// ascon_p_serial_multiround
module ascon_p_serial_multiround     
     #(parameter BW = 64) (
         input clk,
         input rstn,
         input en,                        
         input en_inc,                    
         input [2:0] slice_idx,           
         input [BW-1:0] slice_in,         
         output reg [BW-1:0] slice_out,   
         output done                      
     );
    reg [BW-1:0] state [0:4];
    wire [3:0] round;
    wire [BW*5 - 1:0] next_state_w;
    always @(posedge clk or negedge rstn) begin
        if (!rstn) begin
            state[0] <= 0; state[1] <= 0; state[2] <= 0;
            state[3] <= 0; state[4] <= 0;
        end else if (en) begin
            state[slice_idx] <= slice_in;
        end 
        else if (en_inc && !done) begin
            {state[0], state[1], state[2], state[3], state[4]} <= next_state_w;
        end
    end
    wire [BW-1:0] s_rc0, s_rc1, s_rc2, s_rc3, s_rc4;
    wire [BW-1:0] s_p1_0, s_p1_1, s_p1_2, s_p1_3, s_p1_4;
    wire [BW-1:0] t0, t1, t2, t3, t4;
    wire [BW-1:0] s_p2_0, s_p2_1, s_p2_2, s_p2_3, s_p2_4;
  ...
Size in the first run: ~390 flip-flops, ~33000 um^2 of cells after synthesis.
==> flow/config.mk <==
export PLATFORM = sky130hd
export DESIGN_NAME = ascon_p_serial_multiround
export DESIGN_NICKNAME = ascon_p_serial_multiround
export VERILOG_FILES = /design/flow/design.v
export SDC_FILE = /design/flow/constraint.sdc
export NUM_CORES = 4
export LEC_CHECK = 0
export CAP_MARGIN = 20
export CORE_MARGIN = 2
export CORE_UTILIZATION = 59
export CTS_CLUSTER_SIZE = 39
export SLEW_MARGIN = 20
==> flow/constraint.sdc <==
create_clock -name core_clock -period 2.75 [get_ports {clk}]
set_input_delay 0.5500 -clock core_clock [delete_from_list [all_inputs] [get_ports {clk}]]
set_output_delay 0.5500 -clock core_clock [all_outputs]
set_load 0.01 [all_outputs]
run.sh (not shown) runs the stock make flow with config.mk's settings and CLKGATE_MAP_FILE=.
The first run completed and failed the layout checks on setup timing.
Change:
- ABC_AREA: not set -> 1
- CORE_UTILIZATION: 59 -> 40
- CTS_CLUSTER_SIZE: 39 -> 61
- clock period: 2.75 -> 4.2 ns (I/O delays scaled with it)
What happened: With this change the flow passed the timing, design-rule and antenna checks. Hold slack loses 280 ps. Core utilization decreases by 29 points. Die size increases by 62%. Worst setup slack gains 1300 ps. First-iteration DRC count increases by 13%. Wire length increases by 40%. Cell area increases by 1.1%.
Change:
- ABC_AREA: 1 -> not set
- CORE_UTILIZATION: 40 -> 52
- CTS_CLUSTER_SIZE: 61 -> not set
- clock period: 4.2 -> 4.09 ns (I/O delays scaled with it)
Non-clock buffer count came out higher by 22.
Synthesized cell count is lower by 32%.
Worst hold slack is better by 53 ps.
Global-route usage is about the same.
Clock-buffer cell count goes up by 6.

* * *

ascon_p_serial_multiround again, from the RTL that the note above started with.
clock: 3.49 ns
lec_check: 0
abc_area: 1
cap_margin: 20
core_margin: 2
core_utilization: 72
cts_cluster_diameter: 310
cts_cluster_size: 98
slew_margin: 20
tns_end_percent: 5
The starting point ended with an error in global routing.
Next try:
CORE_ASPECT_RATIO = 0.5   (was not set)
CTS_CLUSTER_DIAMETER = 372   (was 310)
CTS_CLUSTER_SIZE = 96   (was 98)
PLACE_DENSITY = 0.36   (was not set)
clock period = 1.51 ns   (was 3.49 ns; I/O delays follow)
=> With this change the flow aborted during detailed placement with DPL-0038. Die size is about the same. Synthesized area is unchanged. Synthesized cell count does not change.
Next try:
ABC_AREA = not set   (was 1)
CORE_ASPECT_RATIO = not set   (was 0.5)
CORE_UTILIZATION = 51   (was 72)
CTS_CLUSTER_DIAMETER = not set   (was 372)
PLACE_DENSITY = not set   (was 0.36)
TNS_END_PERCENT = not set   (was 5)
clock period = 1.97 ns   (was 1.51 ns; I/O delays follow)
What happened: Now the flow died in global routing (GRT-0232). Area after synthesis went down by roughly a tenth. Die size went up by a quarter to a third. Synthesized cell count drops by a quarter to a third.

* * *

The RTL this note starts from:
==> flow/design.v <==
`timescale 1ns / 1ps
module rotr
    #(parameter BW = 64)
    (
        input [BW - 1:0] val,     
        input [5:0] n_1,          
        input [5:0] n_2,          
        output [BW - 1:0] out
    );
    assign out = ((val >> n_1) | (val << (BW - n_1))) ^ ((val >> n_2) | (val << (BW - n_2)));
endmodule
`timescale 1ns / 1ps
module round_counter (
    input clk,               
    input load,              
    input inc,               
    output reg [3:0] dout,   
    output reg done          
);
    always @(posedge clk) begin
        if (load) begin
            dout <= 0;        
            done <= 0;
        end
        else if (inc && !done) begin
            dout <= dout + 1;        
            if (dout == 4'd11)       
                done <= 1;
        end
    end
endmodule
`timescale 1ns / 1ps
module ascon_p_serial_multiround     
     #(parameter BW = 64) (
         input clk,
         input rstn,
         input en,                        
         input en_inc,                    
         input [2:0] slice_idx,           
         input [BW-1:0] slice_in,         
         output reg [BW-1:0] slice_out,   
         output done                      
     );
    reg [BW-1:0] state [0:4];
    wire [3:0] round;
    wire [BW*5 - 1:0] next_state_w;
    always @(posedge clk or negedge rstn) begin
        if (!rstn) begin
            state[0] <= 0; state[1] <= 0; state[2] <= 0;
            state[3] <= 0; state[4] <= 0;
        end else if (en) begin
            state[slice_idx] <= slice_in;
        end 
        else if (en_inc && !done) begin
            {state[0], state[1], state[2], state[3], state[4]} <= next_state_w;
        end
    end
    wire [BW-1:0] s_rc0, s_rc1, s_rc2, s_rc3, s_rc4;
    wire [BW-1:0] s_p1_0, s_p1_1, s_p1_2, s_p1_3, s_p1_4;
    wire [BW-1:0] t0, t1, t2, t3, t4;
    wire [BW-1:0] s_p2_0, s_p2_1, s_p2_2, s_p2_3, s_p2_4;
    wire [BW-1:0] s_sub_0, s_sub_1, s_sub_2, s_sub_3, s_sub_4;
    wire [BW-1:0] s_q0, s_q1, s_q2, s_q3, s_q4;
    wire [BW-1:0] s_ld_0, s_ld_1, s_ld_2, s_ld_3, s_ld_4;
    assign s_rc0 = state[0];
    assign s_rc1 = state[1];
    assign s_rc2 = state[2] ^ {{56'd0}, (8'd240 - 8'd15 * round)};  
    assign s_rc3 = state[3];
    assign s_rc4 = state[4];
    assign s_p1_0 = s_rc0 ^ s_rc4;
    assign s_p1_4 = s_rc4 ^ s_rc3;
    assign s_p1_2 = s_rc2 ^ s_rc1;
    assign s_p1_1 = s_rc1;
    assign s_p1_3 = s_rc3;
    assign t0 = (~s_p1_0) & s_p1_1;
    assign t1 = (~s_p1_1) & s_p1_2;
    assign t2 = (~s_p1_2) & s_p1_3;
    assign t3 = (~s_p1_3) & s_p1_4;
    assign t4 = (~s_p1_4) & s_p1_0;
    assign s_p2_0 = s_p1_0 ^ t1;
    assign s_p2_1 = s_p1_1 ^ t2;
    assign s_p2_2 = s_p1_2 ^ t3;
    assign s_p2_3 = s_p1_3 ^ t4;
    assign s_p2_4 = s_p1_4 ^ t0;
    assign s_sub_1 = s_p2_1 ^ s_p2_0;
    assign s_sub_0 = s_p2_0 ^ s_p2_4;
    assign s_sub_3 = s_p2_3 ^ s_p2_2;
    assign s_sub_2 = s_p2_2 ^ {BW{1'b1}};
    assign s_sub_4 = s_p2_4;
    assign s_ld_0 = s_sub_0 ^ s_q0;
    assign s_ld_1 = s_sub_1 ^ s_q1;
    assign s_ld_2 = s_sub_2 ^ s_q2;
    assign s_ld_3 = s_sub_3 ^ s_q3;
    assign s_ld_4 = s_sub_4 ^ s_q4;
    assign next_state_w = {s_ld_0, s_ld_1, s_ld_2, s_ld_3, s_ld_4};
    reg [BW-1:0] tmp_out;
    always @(*) begin
        case (slice_idx)
            3'd0: tmp_out = state[0];
            3'd1: tmp_out = state[1];
            3'd2: tmp_out = state[2];
            3'd3: tmp_out = state[3];
            3'd4: tmp_out = state[4];
            default: tmp_out = 0;
        endcase
    end
    always @(posedge clk or negedge rstn) begin
        if (!rstn)
            slice_out <= 'd0;
        else 
            slice_out <= tmp_out;
    end
    round_counter round_ctr (
        .clk(clk),
        .load(!rstn || en),    
        .inc(en_inc),
        .dout(round),
        .done(done)
    );
    rotr ROT0(.val(s_sub_0), .n_1(19), .n_2(28), .out(s_q0));
    rotr ROT1(.val(s_sub_1), .n_1(61), .n_2(39), .out(s_q1));
    rotr ROT2(.val(s_sub_2), .n_1(1),  .n_2(6),  .out(s_q2));
    rotr ROT3(.val(s_sub_3), .n_1(10), .n_2(17), .out(s_q3));
    rotr ROT4(.val(s_sub_4), .n_1(7),  .n_2(41), .out(s_q4));
endmodule
Settings: LEC_CHECK=0, ABC_AREA=1, CAP_MARGIN=20, CELL_PAD_IN_SITES_DETAIL_PLACEMENT=2, CORE_MARGIN=7, CORE_UTILIZATION=68, CTS_CLUSTER_DIAMETER=205, CTS_CLUSTER_SIZE=61, GPL_ROUTABILITY_DRIVEN=0, HOLD_SLACK_MARGIN=0.18, MAX_ROUTING_LAYER=met4, PLACE_DENSITY_LB_ADDON=0.23, SLEW_MARGIN=15; clock period 4.2 ns.
The baseline stopped in 3_5_place_dp.
Change:
==> flow/config.mk (replaced) <==
export PLATFORM = sky130hd
export DESIGN_NAME = ascon_p_serial_multiround
export DESIGN_NICKNAME = ascon_p_serial_multiround
export VERILOG_FILES = /design/flow/design.v
export SDC_FILE = /design/flow/constraint.sdc
export NUM_CORES = 4
export LEC_CHECK = 0
export CAP_MARGIN = 20
export CORE_MARGIN = 2
export CORE_UTILIZATION = 40
export SLEW_MARGIN = 20
==> flow/constraint.sdc (replaced) <==
create_clock -name core_clock -period 4.09 [get_ports {clk}]
set_input_delay 0.8180 -clock core_clock [delete_from_list [all_inputs] [get_ports {clk}]]
set_output_delay 0.8180 -clock core_clock [all_outputs]
set_load 0.01 [all_outputs]
=> The new run passed the timing, design-rule and antenna checks; synthesized cell count shrinks by about 30%; synthesized area shrinks by about 9%; die area grows by about 40%.
Change:
--- a/flow/config.mk
+++ b/flow/config.mk
@@ -10 +10,2 @@
-export CORE_UTILIZATION = 40
+export CORE_UTILIZATION = 66
+export CTS_CLUSTER_DIAMETER = 49
==> flow/constraint.sdc (replaced) <==
create_clock -name core_clock -period 3.08 [get_ports {clk}]
set_input_delay 0.6160 -clock core_clock [delete_from_list [all_inputs] [get_ports {clk}]]
set_output_delay 0.6160 -clock core_clock [all_outputs]
set_load 0.01 [all_outputs]
This time the run finished but fails on capacitance limit, slew limit, setup timing.
Count of clock-buffer cells in the layout rose by 10.
Flip-flop count does not change.
Utilization rose by 35 points.

* * *

// ascon_p_serial_multiround: RTL as listed in full above, without the edits since
clock: 3.43 ns
lec_check: 0
cap_margin: 5
core_margin: 2
core_utilization: 72
cts_cluster_diameter: 362
hold_slack_margin: -0.1
place_density: 0.64
setup_slack_margin: -0.34
slew_margin: 20
The first run reached the layout checks and failed them: capacitance limit, slew limit, setup timing.
Rerun with:
CAP_MARGIN = 20   (was 5)
CTS_CLUSTER_DIAMETER = 49   (was 362)
CTS_CLUSTER_SIZE = 31   (was not set)
HOLD_SLACK_MARGIN = not set   (was -0.1)
PLACE_DENSITY = 0.95   (was 0.64)
SETUP_SLACK_MARGIN = not set   (was -0.34)
clock period = 3.08 ns   (was 3.43 ns; I/O delays follow)
The new run ended with an error in 5_1_grt on GRT-0232.
Synthesized area stays the same.
Die area is unchanged.
Synthesized cell count does not change.
Rerun with:
CORE_UTILIZATION = 69   (was 72)
CTS_CLUSTER_DIAMETER = not set   (was 49)
CTS_CLUSTER_SIZE = not set   (was 31)
PLACE_DENSITY = not set   (was 0.95)
clock period = 4.81 ns   (was 3.08 ns; I/O delays follow)
What happened: The changed run finished with timing, DRC and antenna clean. Synthesized area stays the same. Synthesized cell count is unchanged. Die area rises by 4.3%.
Rerun with:
CORE_UTILIZATION = 72   (was 69)
TNS_END_PERCENT = 5   (was not set)
clock period = 3.49 ns   (was 4.81 ns; I/O delays follow)
Effect: This time the run completed and failed the layout checks on capacitance limit, slew limit, setup timing. Cell count increases by a few percent. Die area is lower by a few percent. Setup slack loses 0.90 ns. Non-clock buffer count came out higher by 156. Final area rises by a few percent. Register-to-register slack degrades by 0.90 ns. Worst hold slack loses 0.32 ns.

* * *

Setup of P:
RTL: the design.v shown in full above, as it stands there.
==> flow/config.mk <==
export PLATFORM = sky130hd
export DESIGN_NAME = ascon_p_serial_multiround
export DESIGN_NICKNAME = ascon_p_serial_multiround
export VERILOG_FILES = /design/flow/design.v
export SDC_FILE = /design/flow/constraint.sdc
export NUM_CORES = 4
export LEC_CHECK = 0
export CAP_MARGIN = 20
export CORE_MARGIN = 2
export CORE_UTILIZATION = 40
export SLEW_MARGIN = 20
==> flow/constraint.sdc <==
create_clock -name core_clock -period 4.2 [get_ports {clk}]
set_input_delay 0.8400 -clock core_clock [delete_from_list [all_inputs] [get_ports {clk}]]
set_output_delay 0.8400 -clock core_clock [all_outputs]
set_load 0.01 [all_outputs]
The final layout from P, which completed every stage, passed the timing, design-rule and antenna checks at the end of the flow.
#### Input delta (Q over P)
# P
export LEC_CHECK = 0
export CAP_MARGIN = 20
export CORE_MARGIN = 2
export CORE_UTILIZATION = 40
export SLEW_MARGIN = 20
create_clock -name core_clock -period 4.2 [get_ports {clk}]
# Q
export LEC_CHECK = 0
export CAP_MARGIN = 20
export CORE_MARGIN = 2
export CORE_UTILIZATION = 71
export CTS_CLUSTER_SIZE = 39
export HOLD_SLACK_MARGIN = -0.08
export SLEW_MARGIN = 20
create_clock -name core_clock -period 3.82 [get_ports {clk}]
--- outcome ---
- From the logs: Q reached the end of the flow and failed the layout checks with setup timing.
- Relative to P, non-filler instance count after layout has gone down in Q.
- From P to Q the numbers moved as follows: ratio of final minimum period to clock period now larger, number of buffer and inverter stages on the critical path now sits higher, worst setup slack after placement saw a decrease.
- Relative to P, average via count per standard cell has gone up in Q.
- Q reports its launching element of the worst setup path as round_ctr.dout[2] while P reports round_ctr.dout[1].
## Diff of input files: R against Q
# Q
export LEC_CHECK = 0
export CAP_MARGIN = 20
export CORE_MARGIN = 2
export CORE_UTILIZATION = 71
export CTS_CLUSTER_SIZE = 39
export HOLD_SLACK_MARGIN = -0.08
export SLEW_MARGIN = 20
create_clock -name core_clock -period 3.82 [get_ports {clk}]
# R
export LEC_CHECK = 0
export CAP_MARGIN = 20
export CORE_MARGIN = 2
export CORE_UTILIZATION = 71
export SLEW_MARGIN = 20
create_clock -name core_clock -period 4.59 [get_ports {clk}]
### Flow results
R has completed all stages; timing, DRC and antenna checks passed.
Number of setup violations in the final report (lower): R
~same register area in Q and R
Summary — routed wire length, R relative to Q: lower, by about 3%.
Setup slack: R more than Q
The sum of routed wire segments on met1 was comparable across Q and R.
Compared with Q, R shows a lower maximum frequency.
R gives less count of cell instances traversed by the critical path than Q did.
Compared with Q, in R flip-flop and latch share of the layout cell area now sits higher, final instance area now sits lower.
Input changes introduced in S (baseline for comparison: R):
# R
export LEC_CHECK = 0
export CAP_MARGIN = 20
export CORE_MARGIN = 2
export CORE_UTILIZATION = 71
export SLEW_MARGIN = 20
create_clock -name core_clock -period 4.59 [get_ports {clk}]
# S
export LEC_CHECK = 0
export CAP_MARGIN = 20
export CORE_MARGIN = 2
export CORE_UTILIZATION = 71
export CTS_CLUSTER_DIAMETER = 193
export MAX_ROUTING_LAYER = met4
export SLEW_MARGIN = 20
create_clock -name core_clock -period 3.61 [get_ports {clk}]
==> results <==
Final checks on S, whose flow otherwise completed, came back failing, citing setup timing. The higher via count of S and R is in S. Proportion of cell area spent on the clock network was lower in S than in R.
diff inputs: S => T
# S
export LEC_CHECK = 0
export CAP_MARGIN = 20
export CORE_MARGIN = 2
export CORE_UTILIZATION = 71
export CTS_CLUSTER_DIAMETER = 193
export MAX_ROUTING_LAYER = met4
export SLEW_MARGIN = 20
create_clock -name core_clock -period 3.61 [get_ports {clk}]
# T
export LEC_CHECK = 0
export CAP_MARGIN = 20
export CORE_MARGIN = 2
export CORE_UTILIZATION = 72
export CTS_CLUSTER_DIAMETER = 362
export HOLD_SLACK_MARGIN = -0.1
export SETUP_SLACK_MARGIN = -0.34
export SLEW_MARGIN = 20
create_clock -name core_clock -period 3.43 [get_ports {clk}]
### Flow results
[compare] base=S new=T: count of antenna diodes in the layout has decreased; summed area of non-filler cells in the final layout -about 0.32%; total negative slack for setup checks down 11.84 ns; HPWL after detailed placement increased about 0.5%.
T completed end to end; final checks failed (setup timing).
Going from S to T, number of signal-net inverters in the final layout saw little to no change, wire length saw an increase.
